==> 09-17: inputs <==
==> flow/design.v (excerpt) <==
module mul(
    input  wire        clk,
    input  wire        rst,
    input  wire [63:0] lm,
    input  wire [63:0] rm,
    input  wire [1:0]  Data_type,
    output reg  [19:0] mul_out
);
wire is_8;
wire is_exp4;
wire is_ternary;
assign is_8 = Data_type==2'b11 || Data_type==2'b00; 
assign lm_is_int8 = Data_type==2'b11;
assign is_exp4 = Data_type==2'b10;
assign is_ternary = Data_type==2'b01;
wire [8:0] lms_0;
wire [8:0] lms_1;
wire [8:0] lms_2;
wire [8:0] lms_3;
wire [8:0] lms_4;
wire [8:0] lms_5;
wire [8:0] lms_6;
wire [8:0] lms_7;
wire [7:0] rm8_0;
wire [7:0] rm8_1;
wire [7:0] rm8_2;
wire [7:0] rm8_3;
wire [7:0] rm8_4;
wire [7:0] rm8_5;
wire [7:0] rm8_6;
wire [7:0] rm8_7;
wire [16:0] mul_int8_0;
wire [16:0] mul_int8_1;
wire [16:0] mul_int8_2;
wire [16:0] mul_int8_3;
wire [16:0] mul_int8_4;
wire [16:0] mul_int8_5;
wire [16:0] mul_int8_6;
wire [16:0] mul_int8_7;
assign lms_0 = !is_8 ? 9'd0 : lm_is_int8 ? {lm[7 ],lm[7 :0 ]} : {1'b0,lm[7 :0 ]};
assign lms_1 = !is_8 ? 9'd0 : lm_is_int8 ? {lm[15],lm[15:8 ]} : {1'b0,lm[15:8 ]};
assign lms_2 = !is_8 ? 9'd0 : lm_is_int8 ? {lm[23],lm[23:16]} : {1'b0,lm[23:16]};
assign lms_3 = !is_8 ? 9'd0 : lm_is_int8 ? {lm[31],lm[31:24]} : {1'b0,lm[31:24]};
assign lms_4 = !is_8 ? 9'd0 : lm_is_int8 ? {lm[39],lm[39:32]} : {1'b0,lm[39:32]};
assign lms_5 = !is_8 ? 9'd0 : lm_is_int8 ? {lm[47],lm[47:40]} : {1'b0,lm[47:40]};
assign lms_6 = !is_8 ? 9'd0 : lm_is_int8 ? {lm[55],lm[55:48]} : {1'b0,lm[55:48]};
assign lms_7 = !is_8 ? 9'd0 : lm_is_int8 ? {lm[63],lm[63:56]} : {1'b0,lm[63:56]};
assign {rm8_7,rm8_6,rm8_5,rm8_4,rm8_3,rm8_2,rm8_1,rm8_0} = rm;
mul_int8     u_mul_int8_0(
     .rs1   (lms_0     )
    ,.rs2   (rm8_0     )
    ,.mul   (mul_int8_0)
);
mul_int8     u_mul_int8_1(
     .rs1   (lms_1     )
    ,.rs2   (rm8_1     )
    ,.mul   (mul_int8_1)
);
mul_int8     u_mul_int8_2(
     .rs1   (lms_2     )
    ,.rs2   (rm8_2     )
    ,.mul   (mul_int8_2)
);
mul_int8     u_mul_int8_3(
     .rs1   (lms_3     )
    ,.rs2   (rm8_3     )
    ,.mul   (mul_int8_3)
);
mul_int8     u_mul_int8_4(
     .rs1   (lms_4     )
    ,.rs2   (rm8_4     )
  ...
clock: 6.69 ns
lec_check: 0
cap_margin: 20
cell_pad_in_sites_detail_placement: 0
cell_pad_in_sites_global_placement: 2
core_aspect_ratio: 0.59
core_margin: 2
core_utilization: 48
cts_cluster_diameter: 297
gpl_routability_driven: 1
max_routing_layer: met5
place_density_lb_addon: 0.14
setup_slack_margin: 1.44
slew_margin: 30
tns_end_percent: 15
run.sh (not shown) runs the stock make flow with config.mk's settings and CLKGATE_MAP_FILE=.
==> 08-14 (differences from 09-17) <==
- CELL_PAD_IN_SITES_DETAIL_PLACEMENT: 0 -> not set
- CELL_PAD_IN_SITES_GLOBAL_PLACEMENT: 2 -> not set
- CORE_ASPECT_RATIO: 0.59 -> not set
- CORE_UTILIZATION: 48 -> 71
- CTS_CLUSTER_DIAMETER: 297 -> not set
- CTS_CLUSTER_SIZE: not set -> 36
- GPL_ROUTABILITY_DRIVEN: 1 -> not set
- MAX_ROUTING_LAYER: met5 -> not set
- PLACE_DENSITY: not set -> 0.65
- PLACE_DENSITY_LB_ADDON: 0.14 -> not set
- SETUP_SLACK_MARGIN: 1.44 -> not set
- SLEW_MARGIN: 30 -> 20
- TNS_END_PERCENT: 15 -> not set
==> flow/constraint.sdc (replaced) <==
create_clock -name core_clock -period 5.32 [get_ports {clk}]
set_input_delay 1.0640 -clock core_clock [delete_from_list [all_inputs] [get_ports {clk}]]
set_output_delay 1.0640 -clock core_clock [all_outputs]
set_load 0.01 [all_outputs]
==> comparison <==
In synthesized cell count, 09-17 and 08-14 do not differ. Synthesized area is the same in 08-14 and 09-17. Against 08-14, the die size of 09-17 is larger by about 50%. 08-14 stopped in 5_1_grt. 09-17 finished with timing, DRC and antenna clean.
==> figures <==
item	08-14	09-17
Result of the run	aborted with a tool error	no timing/DRC/antenna violations
Last stage reached	5_1_grt	-
Initial standard-cell utilization of the core	0.721	0.487
Std-Cell Rows	92	86
Final weighted congestion of routability-driven global placement	1.08	0.993
Standard cell core area	63300 um2	93700 um2
Area of the die	66300 um2	97600 um2
Die Y-Extent	257 um	241 um
Count of buffers added by post-CTS timing repair for setup	27	146
Placed Instances	8100	7613
Detailed placer's ending HPWL	138000 um	134000 um
Master cell of the clock root buffer	clkbuf_16	clkbuf_16
Pre-CTS WS	-1.09 ns	0.0248 ns
Post-CTS Resized	117	474
Post-synthesis share of cell area spent on and, or, nand and nor gates	0.167	0.167
DIE WIDTH	257 um	405 um
Placed cell area	56600 um2	50400 um2

---

==> inputs of trial 74 <==
Starting RTL as in the previous note.
export LEC_CHECK = 0
export CAP_MARGIN = 35
export CORE_ASPECT_RATIO = 0.77
export CORE_MARGIN = 2
export CORE_UTILIZATION = 40
export CTS_CLUSTER_SIZE = 28
export GPL_TIMING_DRIVEN = 0
export MAX_ROUTING_LAYER = met4
export MIN_ROUTING_LAYER = met2
export SLEW_MARGIN = 20
export TNS_END_PERCENT = 35
create_clock -name core_clock -period 11.0 [get_ports {clk}]
==> trial 33 (differences from trial 74) <==
CAP_MARGIN = 20   (was 35)
CORE_ASPECT_RATIO = unset   (was 0.77)
CORE_UTILIZATION = 71   (was 40)
CTS_CLUSTER_SIZE = 36   (was 28)
GPL_TIMING_DRIVEN = unset   (was 0)
MAX_ROUTING_LAYER = unset   (was met4)
MIN_ROUTING_LAYER = unset   (was met2)
PLACE_DENSITY = 0.65   (was unset)
TNS_END_PERCENT = unset   (was 35)
==> flow/constraint.sdc (replaced) <==
create_clock -name core_clock -period 5.26 [get_ports {clk}]
set_input_delay 1.0520 -clock core_clock [delete_from_list [all_inputs] [get_ports {clk}]]
set_output_delay 1.0520 -clock core_clock [all_outputs]
set_load 0.01 [all_outputs]
==> trial 90 (differences from trial 74) <==
CAP_MARGIN = 20   (was 35)
CORE_ASPECT_RATIO = unset   (was 0.77)
CORE_UTILIZATION = 72   (was 40)
CTS_CLUSTER_DIAMETER = 356   (was unset)
CTS_CLUSTER_SIZE = 100   (was 28)
GPL_TIMING_DRIVEN = unset   (was 0)
MAX_ROUTING_LAYER = unset   (was met4)
MIN_ROUTING_LAYER = unset   (was met2)
TNS_END_PERCENT = 10   (was 35)
==> flow/constraint.sdc (replaced) <==
create_clock -name core_clock -period 3.32 [get_ports {clk}]
set_input_delay 0.6640 -clock core_clock [delete_from_list [all_inputs] [get_ports {clk}]]
set_output_delay 0.6640 -clock core_clock [all_outputs]
set_load 0.01 [all_outputs]
==> trial 59 (differences from trial 74) <==
CAP_MARGIN = 20   (was 35)
CORE_ASPECT_RATIO = unset   (was 0.77)
CORE_UTILIZATION = 70   (was 40)
CTS_CLUSTER_SIZE = 37   (was 28)
GPL_TIMING_DRIVEN = unset   (was 0)
MIN_ROUTING_LAYER = unset   (was met2)
PLACE_DENSITY = 0.65   (was unset)
TNS_END_PERCENT = 5   (was 35)
==> flow/constraint.sdc (replaced) <==
create_clock -name core_clock -period 5.7 [get_ports {clk}]
set_input_delay 1.1400 -clock core_clock [delete_from_list [all_inputs] [get_ports {clk}]]
set_output_delay 1.1400 -clock core_clock [all_outputs]
set_load 0.01 [all_outputs]
==> notes <==
Trial 33 stopped in global routing with GRT-0232. Trial 90 ended with an error in clock tree synthesis. Trial 59 ran to the end with violations: negative setup slack. Trial 74 died in global routing. The lowest die area belongs to trial 90, the highest to trial 74. In synthesized cell count, trial 59 and trial 33 do not differ. In area after synthesis, trial 59 and trial 90 do not differ.
